==> run a: inputs <==
==> flow/design.v <==
`timescale 1ns / 10ps
module fir(
    input clk,                               
    input signed [15:0] noisy_signal,        
    output signed [15:0] filtered_signal     
);
    integer i, j;
    localparam [143:0] COEFFS = {16'h04F6,    
                                 16'h0AE4,    
                                 16'h1089,    
                                 16'h1469,    
                                 16'h160F,    
                                 16'h1496,    
                                 16'h1089,    
                                 16'h0AE4,    
                                 16'h04F6};   
    reg signed [15:0] delayed_signal [0:8];
    reg signed [31:0] prod  [0:8];
    reg signed [32:0] sum_0 [0:4];
    reg signed [33:0] sum_1 [0:2];
    reg signed [34:0] sum_2 [0:1];
    reg signed [35:0] sum_3;
    always @(posedge clk) begin
        delayed_signal[0] <= noisy_signal;
        for (i = 1; i <= 8; i = i + 1) begin
            delayed_signal[i] <= delayed_signal[i - 1];
        end
    end
    always @(posedge clk) begin
        for (j = 0; j <= 8; j = j + 1) begin
            prod[j] <= delayed_signal[j] * $signed(COEFFS[16*j +: 16]);
        end
    end
    always @(posedge clk) begin
        sum_0[0] <= prod[0] + prod[1];
        sum_0[1] <= prod[2] + prod[3];
        sum_0[2] <= prod[4] + prod[5];
        sum_0[3] <= prod[6] + prod[7];
        sum_0[4] <= prod[8];
    end
    always @(posedge clk) begin
        sum_1[0] <= sum_0[0] + sum_0[1];
        sum_1[1] <= sum_0[2] + sum_0[3];
        sum_1[2] <= sum_0[4];
    end
    always @(posedge clk) begin
        sum_2[0] <= sum_1[0] + sum_1[1];
        sum_2[1] <= sum_1[2];
    end
    always @(posedge clk) begin
        sum_3 <= sum_2[0] + sum_2[1];
    end
    assign filtered_signal = $signed(sum_3[35:14]);
endmodule
==> flow/run.sh <==
#!/bin/bash
# the make line also repeats each setting of config.mk as NAME=value (left out here)
make -C /OpenROAD-flow-scripts/flow DESIGN_CONFIG=/design/flow/config.mk WORK_HOME=/design/flow/orfs CLKGATE_MAP_FILE= finish
==> flow/config.mk <==
export PLATFORM = sky130hd
export DESIGN_NAME = fir
export DESIGN_NICKNAME = fir
export VERILOG_FILES = /design/flow/design.v
export SDC_FILE = /design/flow/constraint.sdc
export NUM_CORES = 4
export LEC_CHECK = 0
export ABC_AREA = 1
export CAP_MARGIN = 20
export CORE_ASPECT_RATIO = 1.41
export CORE_MARGIN = 2
export CORE_UTILIZATION = 72
export CTS_CLUSTER_DIAMETER = 329
export CTS_CLUSTER_SIZE = 97
export HOLD_SLACK_MARGIN = 0.13
export PLACE_DENSITY_LB_ADDON = 0.2
export SETUP_SLACK_MARGIN = -0.32
export SLEW_MARGIN = 20
==> flow/constraint.sdc <==
create_clock -name core_clock -period 3.31 [get_ports {clk}]
set_input_delay 0.6620 -clock core_clock [delete_from_list [all_inputs] [get_ports {clk}]]
set_output_delay 0.6620 -clock core_clock [all_outputs]
set_load 0.01 [all_outputs]
==> inputs of run b, as changes to run a <==
- CORE_ASPECT_RATIO: 1.41 -> default
- CORE_UTILIZATION: 72 -> 66
- CTS_CLUSTER_DIAMETER: 329 -> 363
- CTS_CLUSTER_SIZE: 97 -> default
- HOLD_SLACK_MARGIN: 0.13 -> default
- PLACE_DENSITY: default -> 0.35
- PLACE_DENSITY_LB_ADDON: 0.2 -> default
- SETUP_SLACK_MARGIN: -0.32 -> 0.86
==> flow/constraint.sdc (replaced) <==
create_clock -name core_clock -period 5.05 [get_ports {clk}]
set_input_delay 1.0100 -clock core_clock [delete_from_list [all_inputs] [get_ports {clk}]]
set_output_delay 1.0100 -clock core_clock [all_outputs]
set_load 0.01 [all_outputs]
==> results.ini <==
[global_routing]
grt-ovfl-total=0
use_met2=0.587
grt_util_all_layers=0.346
grtUsageMet1=0.457

[floorplan]
fp-row-count=115
die_area_um2=102000
die_h_um=320
die_w_um=320
initial_core_util=0.667

[clock_network]
htree_levels=3
post_cts_buffers=33
cts_resized=254
numCtsBuffers=80

[placed_design]
pre_cts_slack_ns=0.331
dp_hpwl_um=146000

[outcome]
outcome=timing/DRC/antenna clean

the above is filed under run b

==> results.ini <==
[outcome]
outcome=stopped before the end
stop_stage=5_1_grt
error_line=[ERROR GRT-0116] Global routing finished with congestion. Check the congestion regions in the DRC Viewer.

[global_routing]
grt-ovfl-total=752
grt_util_all_layers=0.722

[floorplan]
die_h_um=363
initial_core_util=0.727
die_area_um2=93900

[clock_network]
cts_resized=961
htree_levels=1
numCtsBuffers=11

[placed_design]
dp_hpwl_um=185000

the above is filed under run a



==> run R <==
// fir: RTL as listed in full above, without the edits since
clock: 6.0 ns
lec_check: 0
cap_margin: 20
core_margin: 6
core_utilization: 40
cts_cluster_size: 50
gpl_timing_driven: 0
hold_slack_margin: 0.13
min_routing_layer: met1
place_density_lb_addon: 0.02
setup_slack_margin: 1.1
slew_margin: 0
tns_end_percent: 55
run.sh (not shown) runs the stock make flow with config.mk's settings and CLKGATE_MAP_FILE=.
==> inputs of run X, as changes to run R <==
- ABC_AREA: default -> 1
- CORE_ASPECT_RATIO: default -> 1.41
- CORE_MARGIN: 6 -> 2
- CORE_UTILIZATION: 40 -> 72
- CTS_CLUSTER_DIAMETER: default -> 329
- CTS_CLUSTER_SIZE: 50 -> 81
- GPL_TIMING_DRIVEN: 0 -> default
- HOLD_SLACK_MARGIN: 0.13 -> default
- MIN_ROUTING_LAYER: met1 -> default
- PLACE_DENSITY: default -> 0.37
- PLACE_DENSITY_LB_ADDON: 0.02 -> default
- SETUP_SLACK_MARGIN: 1.1 -> default
- SLEW_MARGIN: 0 -> 20
- TNS_END_PERCENT: 55 -> default
==> flow/constraint.sdc (replaced) <==
create_clock -name core_clock -period 3.31 [get_ports {clk}]
set_input_delay 0.6620 -clock core_clock [delete_from_list [all_inputs] [get_ports {clk}]]
set_output_delay 0.6620 -clock core_clock [all_outputs]
set_load 0.01 [all_outputs]
==> impl_metrics.yaml <==
# generated from flow reports
grt:
  grtUsageMet2_pct: 96.4
  grt_use_total_pct: 77.9
logic_synthesis:
  syn_avg_cell_area_um2: 7.26
  yosys-top-cells-count: "nand2_1 (2541), inv_1 (2228), ha_1 (991)"
  postSynthSeqShare_pct: 20.8
  postSynthCellCount: 9070
  ys_sh_simple_pct: 23.3
cts:
  numCtsBuffers: 12
  h-tree-depth: 1
run_status:
  status: "aborted with a tool error"
  stop_stage: "global routing"
  stop_error: "[ERROR GRT-0116] Global routing finished with congestion. Check the congestion regions in the DRC Viewer."
[end of results for run X]
==> impl_metrics.yaml <==
# yosys + openroad results
worst_setup_path:
  cp_max_fo: 4
run_status:
  status: "finished clean"
logic_synthesis:
  syn_avg_cell_area_um2: 9.75
  postSynthSeqShare_pct: 24.4
  yosys_warnings: 6
  yosys-top-cells-count: "inv_1 (1191), ha_1 (991), dfxtp_1 (683)"
  postSynthCellCount: 5754
floorplanning:
  initial_utilization_pct: 40.5
cts:
  h-tree-depth: 3
  numCtsBuffers: 87
cells_and_area:
  finalNonFillerCells: 7943
grt:
  grtUsageMet2_pct: 28.5
  grt_use_total_pct: 17.6
[end of results for run R]


==> v32: inputs <==
// fir: RTL as listed in full above, without the edits since
export LEC_CHECK = 0
export ABC_AREA = 1
export CAP_MARGIN = 20
export CORE_MARGIN = 2
export CORE_UTILIZATION = 72
export CTS_CLUSTER_DIAMETER = 330
export CTS_CLUSTER_SIZE = 99
export SLEW_MARGIN = 20
export TNS_END_PERCENT = 10
create_clock -name core_clock -period 3.17 [get_ports {clk}]
==> inputs of v25, as changes to v32 <==
==> flow/config.mk (replaced) <==
export PLATFORM = sky130hd
export DESIGN_NAME = fir
export DESIGN_NICKNAME = fir
export VERILOG_FILES = /design/flow/design.v
export SDC_FILE = /design/flow/constraint.sdc
export NUM_CORES = 4
export LEC_CHECK = 0
export CAP_MARGIN = 15
export CELL_PAD_IN_SITES_DETAIL_PLACEMENT = 0
export CELL_PAD_IN_SITES_GLOBAL_PLACEMENT = 0
export CORE_MARGIN = 2
export CORE_UTILIZATION = 70
export CTS_CLUSTER_DIAMETER = 328
export CTS_CLUSTER_SIZE = 21
export GPL_TIMING_DRIVEN = 1
export MIN_ROUTING_LAYER = met1
export SETUP_SLACK_MARGIN = 0.64
export SLEW_MARGIN = 15
export TNS_END_PERCENT = 50
==> flow/constraint.sdc (replaced) <==
create_clock -name core_clock -period 4.8 [get_ports {clk}]
set_input_delay 0.9600 -clock core_clock [delete_from_list [all_inputs] [get_ports {clk}]]
set_output_delay 0.9600 -clock core_clock [all_outputs]
set_load 0.01 [all_outputs]
==> qor summary <==
|  | v25 | v32 |
|---|---|---|
| Outcome | complete, but fails checks | stopped before the end |
| Stage where the flow stopped | - | global routing |
| Reasons for failing layout checks | setup timing | - |
| Total nets after synthesis | 7275 | 10.6k |
| Core region area | 0.0791 sq mm | 0.0903 sq mm |
| Die extent in y | 287 microns | 306 microns |
| Rows | 103 | 110 |
| HPWL Detailed | 102000 microns | 171000 microns |
| Sequential share of the synthesized area | 24.4% | 20.8% |
| Pre-CTS setup slack | -0.498 ns | -1.32 ns |
| Floorplan-stage core utilization | 70.9% | 72.9% |
| Total of cells resized after clock tree synthesis | 347 | 550 |
| Count of mapped cells out of synthesis | 5754 | 9070 |
| Chip Width | 287 microns | 306 microns |
| AND/OR/NAND/NOR Cells, Area Fraction | 7.09% | 23.3% |
| Area fraction in compound gates after synthesis | 12.7% | 4.54% |
| Setup Buffers After CTS | 63 | 32 |


==> 09-06: inputs <==
// fir: RTL as listed in full above, without the edits since
clock: 5.05 ns
lec_check: 0
abc_area: 1
cap_margin: 20
core_margin: 2
core_utilization: 66
cts_cluster_diameter: 382
place_density: 0.35
setup_slack_margin: 1.13
slew_margin: 20
==> inputs of 11-22, as changes to 09-06 <==
- CELL_PAD_IN_SITES_DETAIL_PLACEMENT: unset -> 0
- CELL_PAD_IN_SITES_GLOBAL_PLACEMENT: unset -> 0
- CORE_UTILIZATION: 66 -> 72
- CTS_CLUSTER_DIAMETER: 382 -> 90
- CTS_CLUSTER_SIZE: unset -> 75
- GPL_TIMING_DRIVEN: unset -> 1
- MIN_ROUTING_LAYER: unset -> met1
- PLACE_DENSITY: 0.35 -> unset
- PLACE_DENSITY_LB_ADDON: unset -> 0.18
- SETUP_SLACK_MARGIN: 1.13 -> 0.64
- SLEW_MARGIN: 20 -> 15
- TNS_END_PERCENT: unset -> 50
==> flow/constraint.sdc (replaced) <==
create_clock -name core_clock -period 4.24 [get_ports {clk}]
set_input_delay 0.8480 -clock core_clock [delete_from_list [all_inputs] [get_ports {clk}]]
set_output_delay 0.8480 -clock core_clock [all_outputs]
set_load 0.01 [all_outputs]
==> summary of the runs <==
Between 09-06 and 11-22, the lower die size is in 11-22 (gap 9.0%, measured against 11-22).
In synthesized cell count, 09-06 and 11-22 do not differ.
In area after synthesis, 11-22 and 09-06 do not differ.
09-06 finished with timing, DRC and antenna clean. 11-22 never finished: it broke off in global routing (5_1_grt) (GRT-0232).
==> figures <==
Standard-cell rows: 09-06 115; 11-22 110
Inserted Clock Buffers: 09-06 79; 11-22 39
Level count of the clock H-tree: 09-06 3; 11-22 2
Die area: 09-06 0.102 mm2; 11-22 0.0939 mm2
Cells after DPL: 09-06 10400; 11-22 10400
Cts repair resizes: 09-06 632; 11-22 551
Result of the run: 09-06 finished clean; 11-22 did not finish
Failing step: 09-06 -; 11-22 global routing (5_1_grt)
Final Wtd Congestion: 09-06 0.982; 11-22 1.00
Placement-stage cell area: 09-06 0.0684 mm2; 11-22 0.0701 mm2
Total half-perimeter wirelength after legalization and detailed placement: 09-06 145 mm; 11-22 153 mm
Placement-stage worst setup slack: 09-06 0.565 ns; 11-22 -0.0645 ns
Fraction of the core area occupied by cells at floorplan: 09-06 66.7%; 11-22 72.9%
Post-CTS setup repair buffer count: 09-06 112; 11-22 131
